// seq_mult
module seq_mult(d, done, clk, a, b, go, reset);
  parameter n=32, log2n=5;
  output [2*n-1:0] d;
  output reg done;
	input clk;
	input [n-1:0] a, b;
	input go, reset;
	reg c;
	reg [n-1:0] p, q, m;
	reg [log2n:0]count;
	reg [n:0] sum;
	reg [log2n:0] count_n;
	always @(posedge clk, posedge reset)
		if(reset == 1) begin
			done <= 0;
		end
    else if(reset == 0) begin
			if(go) begin
				c <= 0;
        p <= 0;
				q <= a;
				m <= b;
				done <= 0;
				count <= n;
      end
			else if (!done) begin
				if (q[0] == 0) begin
					sum = 0 + p; 
				end
				else begin
					sum = m + p; 
				end
				{c,p,q} <= {sum,q} >> 1;
				count_n = count - 1;
				count <= count_n;
				if (count_n == 0) begin
					done <= 1;
				end
			end
		end
	assign d = {p,q};
endmodule
Settings: LEC_CHECK=0, CAP_MARGIN=20, CORE_MARGIN=2, CORE_UTILIZATION=59, SLEW_MARGIN=20; clock period 1.65 ns.
run.sh (not shown) runs the stock make flow with config.mk's settings and CLKGATE_MAP_FILE=.
The starting point failed in global routing with GRT-0232.
Rerun with:
Settings changed: CORE_UTILIZATION 59 to 66, SETUP_SLACK_MARGIN set to -0.16.
Clock period 1.65 ns to 2.64 ns, I/O delays scaled along.
This time the run reached the layout checks and failed them: negative setup slack.
Area after synthesis does not change.
Die area decreases by 10%.
Synthesized cell count stays the same.


The RTL this note starts from:
==> flow/design.v <==
module seq_mult(d, done, clk, a, b, go, reset);
  parameter n=32, log2n=5;
  output [2*n-1:0] d;
  output reg done;
	input clk;
	input [n-1:0] a, b;
	input go, reset;
	reg c;
	reg [n-1:0] p, q, m;
	reg [log2n:0]count;
	reg [n:0] sum;
	reg [log2n:0] count_n;
	always @(posedge clk, posedge reset)
		if(reset == 1) begin
			done <= 0;
		end
    else if(reset == 0) begin
			if(go) begin
				c <= 0;
        p <= 0;
				q <= a;
				m <= b;
				done <= 0;
				count <= n;
      end
			else if (!done) begin
				if (q[0] == 0) begin
					sum = 0 + p; 
				end
				else begin
					sum = m + p; 
				end
				{c,p,q} <= {sum,q} >> 1;
				count_n = count - 1;
				count <= count_n;
				if (count_n == 0) begin
					done <= 1;
				end
			end
		end
	assign d = {p,q};
endmodule
==> flow/config.mk <==
export PLATFORM = sky130hd
export DESIGN_NAME = seq_mult
export DESIGN_NICKNAME = seq_mult
export VERILOG_FILES = /design/flow/design.v
export SDC_FILE = /design/flow/constraint.sdc
export NUM_CORES = 4
export LEC_CHECK = 0
export ABC_AREA = 0
export CAP_MARGIN = 10
export CELL_PAD_IN_SITES_DETAIL_PLACEMENT = 0
export CELL_PAD_IN_SITES_GLOBAL_PLACEMENT = 3
export CORE_ASPECT_RATIO = 1.01
export CORE_MARGIN = 2
export CORE_UTILIZATION = 20
export CTS_CLUSTER_DIAMETER = 27
export GPL_TIMING_DRIVEN = 1
export HOLD_SLACK_MARGIN = 0.14
export MAX_ROUTING_LAYER = met4
export MIN_ROUTING_LAYER = met1
export PLACE_DENSITY_LB_ADDON = 0.19
export SETUP_SLACK_MARGIN = 0.24
export SLEW_MARGIN = 10
export TNS_END_PERCENT = 60
==> flow/constraint.sdc <==
create_clock -name core_clock -period 3.35 [get_ports {clk}]
set_input_delay 0.6700 -clock core_clock [delete_from_list [all_inputs] [get_ports {clk}]]
set_output_delay 0.6700 -clock core_clock [all_outputs]
set_load 0.01 [all_outputs]
Change:
==> flow/config.mk (replaced) <==
export PLATFORM = sky130hd
export DESIGN_NAME = seq_mult
export DESIGN_NICKNAME = seq_mult
export VERILOG_FILES = /design/flow/design.v
export SDC_FILE = /design/flow/constraint.sdc
export NUM_CORES = 4
export LEC_CHECK = 0
export CAP_MARGIN = 20
export CORE_MARGIN = 2
export CORE_UTILIZATION = 66
export PLACE_DENSITY = 0.6
export SLEW_MARGIN = 20
==> flow/constraint.sdc (replaced) <==
create_clock -name core_clock -period 2.67 [get_ports {clk}]
set_input_delay 0.5340 -clock core_clock [delete_from_list [all_inputs] [get_ports {clk}]]
set_output_delay 0.5340 -clock core_clock [all_outputs]
set_load 0.01 [all_outputs]
What happened:
- Now the flow reached the layout checks and failed them: negative setup slack
- via count grows by 39%
- final area grows by 1.7%
- clock skew stays flat
- global-route usage climbs by 35 points
- clock-buffer cell count does not change
- die area drops by 69%
Change:
--- a/flow/config.mk
+++ b/flow/config.mk
@@ -8,5 +8,5 @@
 export CAP_MARGIN = 20
 export CORE_MARGIN = 2
-export CORE_UTILIZATION = 66
+export CORE_UTILIZATION = 40
 export PLACE_DENSITY = 0.6
 export SLEW_MARGIN = 20
==> flow/constraint.sdc (replaced) <==
create_clock -name core_clock -period 2.19 [get_ports {clk}]
set_input_delay 0.4380 -clock core_clock [delete_from_list [all_inputs] [get_ports {clk}]]
set_output_delay 0.4380 -clock core_clock [all_outputs]
set_load 0.01 [all_outputs]
The changed run ran to the end with violations: negative setup slack.
Setup slack loses 0.20 ns.
Cell area went up by 12%.
Critical path depth stays the same.
Worst hold slack loses 0.18 ns.
Change:
--- a/flow/config.mk
+++ b/flow/config.mk
@@ -8,5 +8,5 @@
 export CAP_MARGIN = 20
 export CORE_MARGIN = 2
-export CORE_UTILIZATION = 40
-export PLACE_DENSITY = 0.6
+export CORE_UTILIZATION = 53
+export SETUP_SLACK_MARGIN = 0.44
 export SLEW_MARGIN = 20
==> flow/constraint.sdc (replaced) <==
create_clock -name core_clock -period 2.23 [get_ports {clk}]
set_input_delay 0.4460 -clock core_clock [delete_from_list [all_inputs] [get_ports {clk}]]
set_output_delay 0.4460 -clock core_clock [all_outputs]
set_load 0.01 [all_outputs]
=> The new run completed, yet does not pass: negative setup slack. Die size decreases by a quarter to a third. Final area increases by a few percent. Synthesized cell count is unchanged. Area after synthesis is unchanged. Fmax increases by a few percent. Setup slack is better by 0.14 ns. Core utilization increases by 23 points. Worst hold slack is worse by 0.0057 ns. Global-route usage increases by 8.3 points.
Change:
--- a/flow/config.mk
+++ b/flow/config.mk
@@ -8,5 +8,5 @@
 export CAP_MARGIN = 20
 export CORE_MARGIN = 2
-export CORE_UTILIZATION = 53
-export SETUP_SLACK_MARGIN = 0.44
+export CORE_UTILIZATION = 40
+export PLACE_DENSITY = 0.6
 export SLEW_MARGIN = 20
==> flow/constraint.sdc (replaced) <==
create_clock -name core_clock -period 3.3 [get_ports {clk}]
set_input_delay 0.6600 -clock core_clock [delete_from_list [all_inputs] [get_ports {clk}]]
set_output_delay 0.6600 -clock core_clock [all_outputs]
set_load 0.01 [all_outputs]
The changed run completed without violations.
Area after synthesis stays the same.
Global-route usage falls by 11 points.
First-iteration DRC count falls by 6.0%.
Sequential share of layout area rises by 7.1 points.
Final cell count falls by 12%.
Change:
--- a/flow/config.mk
+++ b/flow/config.mk
@@ -7,6 +7,9 @@
 export LEC_CHECK = 0
 export CAP_MARGIN = 20
+export CORE_ASPECT_RATIO = 1.95
 export CORE_MARGIN = 2
 export CORE_UTILIZATION = 40
-export PLACE_DENSITY = 0.6
+export CTS_CLUSTER_DIAMETER = 377
+export CTS_CLUSTER_SIZE = 99
 export SLEW_MARGIN = 20
+export TNS_END_PERCENT = 5
Effect: The changed run ran to the end with no violations; count of clock-buffer cells in the layout decreases by 1; final cell count rose by about 0.6%; worst setup slack got worse by 0.14 ns; die area increases by 0.35%; design area climbs by 0.41%.


// seq_mult: RTL as listed in full above, without the edits since
Settings: LEC_CHECK=0, CAP_MARGIN=20, CORE_ASPECT_RATIO=0.5, CORE_MARGIN=2, CORE_UTILIZATION=56, CTS_CLUSTER_DIAMETER=356, CTS_CLUSTER_SIZE=98, PLACE_DENSITY=0.93, SLEW_MARGIN=20, TNS_END_PERCENT=5; clock period 3.3 ns.
The baseline finished with timing, DRC and antenna clean.
==> next run, changes <==
CORE_ASPECT_RATIO = default   (was 0.5)
CORE_MARGIN = 10   (was 2)
MIN_ROUTING_LAYER = met2   (was default)
PLACE_DENSITY = 0.6   (was 0.93)
Result: The new run finished clean; die size grows by a quarter to a third; count of clock-buffer cells in the layout came out lower by 1; global-route usage goes up by 6.3 points; power fell by a few percent; fmax came out lower by a few percent; clock power falls by about a fifth; wire length went up by roughly a tenth; core utilization shrinks by 1.4 points; cell area falls slightly; via count went up by a quarter to a third; worst hold slack is worse by 38 ps.


## job 4676
// seq_mult: RTL as listed in full above, without the edits since
make LEC_CHECK=0 CAP_MARGIN=20 CORE_MARGIN=2 CORE_UTILIZATION=70 CTS_CLUSTER_DIAMETER=381 CTS_CLUSTER_SIZE=38 HOLD_SLACK_MARGIN=-0.09 PLACE_DENSITY=0.6 SLEW_MARGIN=20 finish   # period 2.77 ns
Job 4676 did not run to completion, as it errored out during global routing (5_1_grt).
Changes in job 2011 relative to job 4676:
# job 4676
export LEC_CHECK = 0
export CAP_MARGIN = 20
export CORE_MARGIN = 2
export CORE_UTILIZATION = 70
export CTS_CLUSTER_DIAMETER = 381
export CTS_CLUSTER_SIZE = 38
export HOLD_SLACK_MARGIN = -0.09
export PLACE_DENSITY = 0.6
export SLEW_MARGIN = 20
create_clock -name core_clock -period 2.77 [get_ports {clk}]
# job 2011
export LEC_CHECK = 0
export CAP_MARGIN = 20
export CORE_MARGIN = 2
export CORE_UTILIZATION = 66
export CTS_CLUSTER_SIZE = 38
export HOLD_SLACK_MARGIN = -0.09
export PLACE_DENSITY = 0.6
export SLEW_MARGIN = 20
create_clock -name core_clock -period 2.77 [get_ports {clk}]
Findings:
Taking job 4676 as the reference, in job 2011 core area increased 6.2%; cell count in the Yosys report essentially unchanged.
Compared with job 4676, in job 2011 post-CTS setup-driven buffer insertion count grew by 1; count of port buffers added during placement held steady.
In terms of synthesized cell count, job 2011 and job 4676 differ only marginally.
Job 4676 → job 2011: number of cells upsized or downsized after cts now sits lower; pre-CTS worst setup slack lower; post-detailed-placement half-perimeter wirelength went up by 2.2%.
Ran to the end and failed final checks on negative setup slack: job 2011.


RTL: the design.v shown in full above, as it stands there.
clock: 3.35 ns
lec_check: 0
abc_area: 1
cap_margin: 10
cell_pad_in_sites_detail_placement: 2
cell_pad_in_sites_global_placement: 3
core_margin: 2
core_utilization: 20
cts_cluster_diameter: 27
gpl_timing_driven: 1
max_routing_layer: met5
min_routing_layer: met1
place_density_lb_addon: 0.19
setup_slack_margin: 0.63
slew_margin: 0
tns_end_percent: 65
The first run ran to the end with no violations.
Rerun with:
Settings changed: ABC_AREA 1 to default, CAP_MARGIN 10 to 20, CELL_PAD_IN_SITES_DETAIL_PLACEMENT 2 to default, CELL_PAD_IN_SITES_GLOBAL_PLACEMENT 3 to default, CORE_UTILIZATION 20 to 70, CTS_CLUSTER_DIAMETER 27 to default, CTS_CLUSTER_SIZE from default to 24, GPL_TIMING_DRIVEN 1 to default, MAX_ROUTING_LAYER met5 to default, MIN_ROUTING_LAYER met1 to default, PLACE_DENSITY_LB_ADDON 0.19 to default, SETUP_SLACK_MARGIN 0.63 to default, SLEW_MARGIN 0 to 20, TNS_END_PERCENT 65 to default.
Clock period 3.35 ns to 2.3 ns, I/O delays scaled along.
The new run failed in 3_5_place_dp.
Die size shrinks by 73%.
Area after synthesis shrinks by 11%.
Synthesized cell count shrinks by 43%.


== run A ==
Starts from the design.v that is shown in full above.
make LEC_CHECK=0 ABC_AREA=1 CAP_MARGIN=20 CELL_PAD_IN_SITES_GLOBAL_PLACEMENT=3 CORE_MARGIN=2 CORE_UTILIZATION=68 CTS_CLUSTER_DIAMETER=262 CTS_CLUSTER_SIZE=89 GPL_ROUTABILITY_DRIVEN=0 MIN_ROUTING_LAYER=met2 PLACE_DENSITY_LB_ADDON=0.22 SETUP_SLACK_MARGIN=0.1 SLEW_MARGIN=20 TNS_END_PERCENT=20 finish   # period 3.3 ns
Run A got as far as global placement without I/O, where a tool error ended the run.
#### Input delta (run B over run A)
Settings: swapping 68 for 40 in CORE_UTILIZATION; clearing ABC_AREA, which used to be 1; clearing GPL_ROUTABILITY_DRIVEN, which used to be 0; clearing PLACE_DENSITY_LB_ADDON, which used to be 0.22; clearing MIN_ROUTING_LAYER, which used to be met2; clearing CELL_PAD_IN_SITES_GLOBAL_PLACEMENT, which used to be 3; swapping 262 for 235 in CTS_CLUSTER_DIAMETER; swapping 0.1 for -0.01 in SETUP_SLACK_MARGIN; swapping 89 for 80 in CTS_CLUSTER_SIZE.
- Run B: done, clean on timing, DRC and antenna
- The sequential fraction of the synthesis area of run B is higher than that of run A.
- Area of the core region deteriorates in run B relative to run A.
- Of run B and run A, it is run B that has the higher multiplexer share of the synthesized area.
Setup changes, run B to run C
Settings: TNS_END_PERCENT no longer set, was 20; SETUP_SLACK_MARGIN now 0.1, was -0.01; CTS_CLUSTER_SIZE now 89, was 80; ABC_AREA now 1, previously not set; PLACE_DENSITY_LB_ADDON now 0.15, previously not set; GPL_ROUTABILITY_DRIVEN now 0, previously not set; CTS_CLUSTER_DIAMETER no longer set, was 235.
### Flow results
The worst hold slack after final layout of run C falls short of that of run B by 0.021 ns.
Net switching power delta for run C relative to run B: about 13% higher
Across both runs, post-layout net count was higher for run C than for run B.
Power delta (run C − run B): unfavourable
Run C: row count about 4.5% above run B
> inputs changed (run C -> run D)
Settings: PLACE_DENSITY_LB_ADDON removed (was 0.15); GPL_ROUTABILITY_DRIVEN removed (was 0); TNS_END_PERCENT newly set to 5; ABC_AREA removed (was 1); SETUP_SLACK_MARGIN removed (was 0.1); CORE_UTILIZATION changed from 40 to 57; CTS_CLUSTER_SIZE changed from 89 to 99; CORE_ASPECT_RATIO newly set to 0.5; CTS_CLUSTER_DIAMETER newly set to 377.
[summary]
Per the final summary, run D finished and its layout is clean on timing, DRC and antenna. Between run C and run D, the final worst slack is higher for run C. Measured against each other, run C and run D differ in cell count, the higher figure coming from run C. Run comparison: run C largest family of logic cells by area simple AND/OR/NAND/NOR gates; run D largest family of logic cells by area AND-OR/OR-AND gates. Via-per-instance ratio, run D vs run C: up by more than a quarter. Run D vs run C — count of standard-cell rows dropped by more than a quarter. The higher standard cell core area came out of run C.


RTL: the design.v shown in full above, as it stands there.
==> flow/config.mk <==
export PLATFORM = sky130hd
export DESIGN_NAME = seq_mult
export DESIGN_NICKNAME = seq_mult
export VERILOG_FILES = /design/flow/design.v
export SDC_FILE = /design/flow/constraint.sdc
export NUM_CORES = 4
export LEC_CHECK = 0
export ABC_AREA = 1
export CAP_MARGIN = 20
export CORE_MARGIN = 2
export CORE_UTILIZATION = 66
export PLACE_DENSITY_LB_ADDON = 0.01
export SLEW_MARGIN = 20
==> flow/constraint.sdc <==
create_clock -name core_clock -period 2.36 [get_ports {clk}]
set_input_delay 0.4720 -clock core_clock [delete_from_list [all_inputs] [get_ports {clk}]]
set_output_delay 0.4720 -clock core_clock [all_outputs]
set_load 0.01 [all_outputs]
The baseline reached the layout checks and failed them: negative setup slack.
Then changed:
Settings changed: ABC_AREA 1 to not set, CORE_UTILIZATION 66 to 40, PLACE_DENSITY set to 0.6, PLACE_DENSITY_LB_ADDON 0.01 to not set.
Clock period 2.36 ns to 2.94 ns, I/O delays scaled along.
What happened:
- Now the flow passed the timing, design-rule and antenna checks
- final cell count came out lower by 28%
- final area came out lower by 8.0%
- sequential power came out lower by 20%
- via count came out lower by 32%
- worst setup slack gains 0.16 ns
- total power came out lower by 21%
- register-to-register slack gains 0.16 ns
- routed wire length came out lower by 27%
Then changed:
Settings changed: CORE_UTILIZATION 40 to 45.
Clock period 2.94 ns to 1.89 ns, I/O delays scaled along.
- This time the run finished but failed the layout checks on negative setup slack
- total power rises by well over a third
- clock-buffer cell count falls by 2
- global-route usage rises by 5.0 points
- synthesized cell count stays the same
- wire length rises by roughly a tenth
Then changed:
Settings changed: CORE_UTILIZATION 45 to 58, CTS_CLUSTER_SIZE set to 97.
Clock period 1.89 ns to 2.62 ns, I/O delays scaled along.
After rerunning:
- The new run ran to the end with violations: negative setup slack
- sequential cell count stays the same
- final area goes down by 15%
- first-iteration DRC count goes down by 1.1%
- sequential share of layout area goes up by 5.7 points
- synthesized cell count stays the same
- power goes down by 40%
- combinational power goes down by 46%
- worst hold slack gets better by 0.10 ns
- global-route usage goes up by 5.4 points
Then changed:
Settings changed: CORE_UTILIZATION 58 to 50, CTS_CLUSTER_DIAMETER set to 145, CTS_CLUSTER_SIZE 97 to 98.
Clock period 2.62 ns to 1.89 ns, I/O delays scaled along.
- The changed run ran to the end with violations: negative setup slack
- core utilization barely changes
- global-route usage is lower by 2.4 points
- setup slack is worse by 0.71 ns
- synthesized area does not change
- power came out higher by well over a third
- non-clock buffer count rose by 113
- count of clock-buffer cells in the layout came out lower by 1
- cell count climbs by about a fifth
- register-to-register slack loses 0.71 ns
- die area came out higher by about a fifth
- synthesized cell count does not change
Then changed:
Settings changed: CORE_UTILIZATION 50 to 56, CTS_CLUSTER_DIAMETER 145 to 356, TNS_END_PERCENT set to 5.
Clock period 1.89 ns to 3.3 ns, I/O delays scaled along.
After rerunning:
- Now the flow ran to the end with no violations
- routed wire length shrinks by 18%
- area after synthesis is unchanged
- maximum frequency shrinks by 9.7%
- die size fell by 10%
- first-iteration DRC count went down by 25%
- final cell count decreases by 18%
- register-to-register slack improves by 1.1 ns
- worst setup slack improved by 1.1 ns
- utilization came out lower by 8.5 points
- sequential power falls by 43%
Power is estimated from default activity; no workload was simulated.
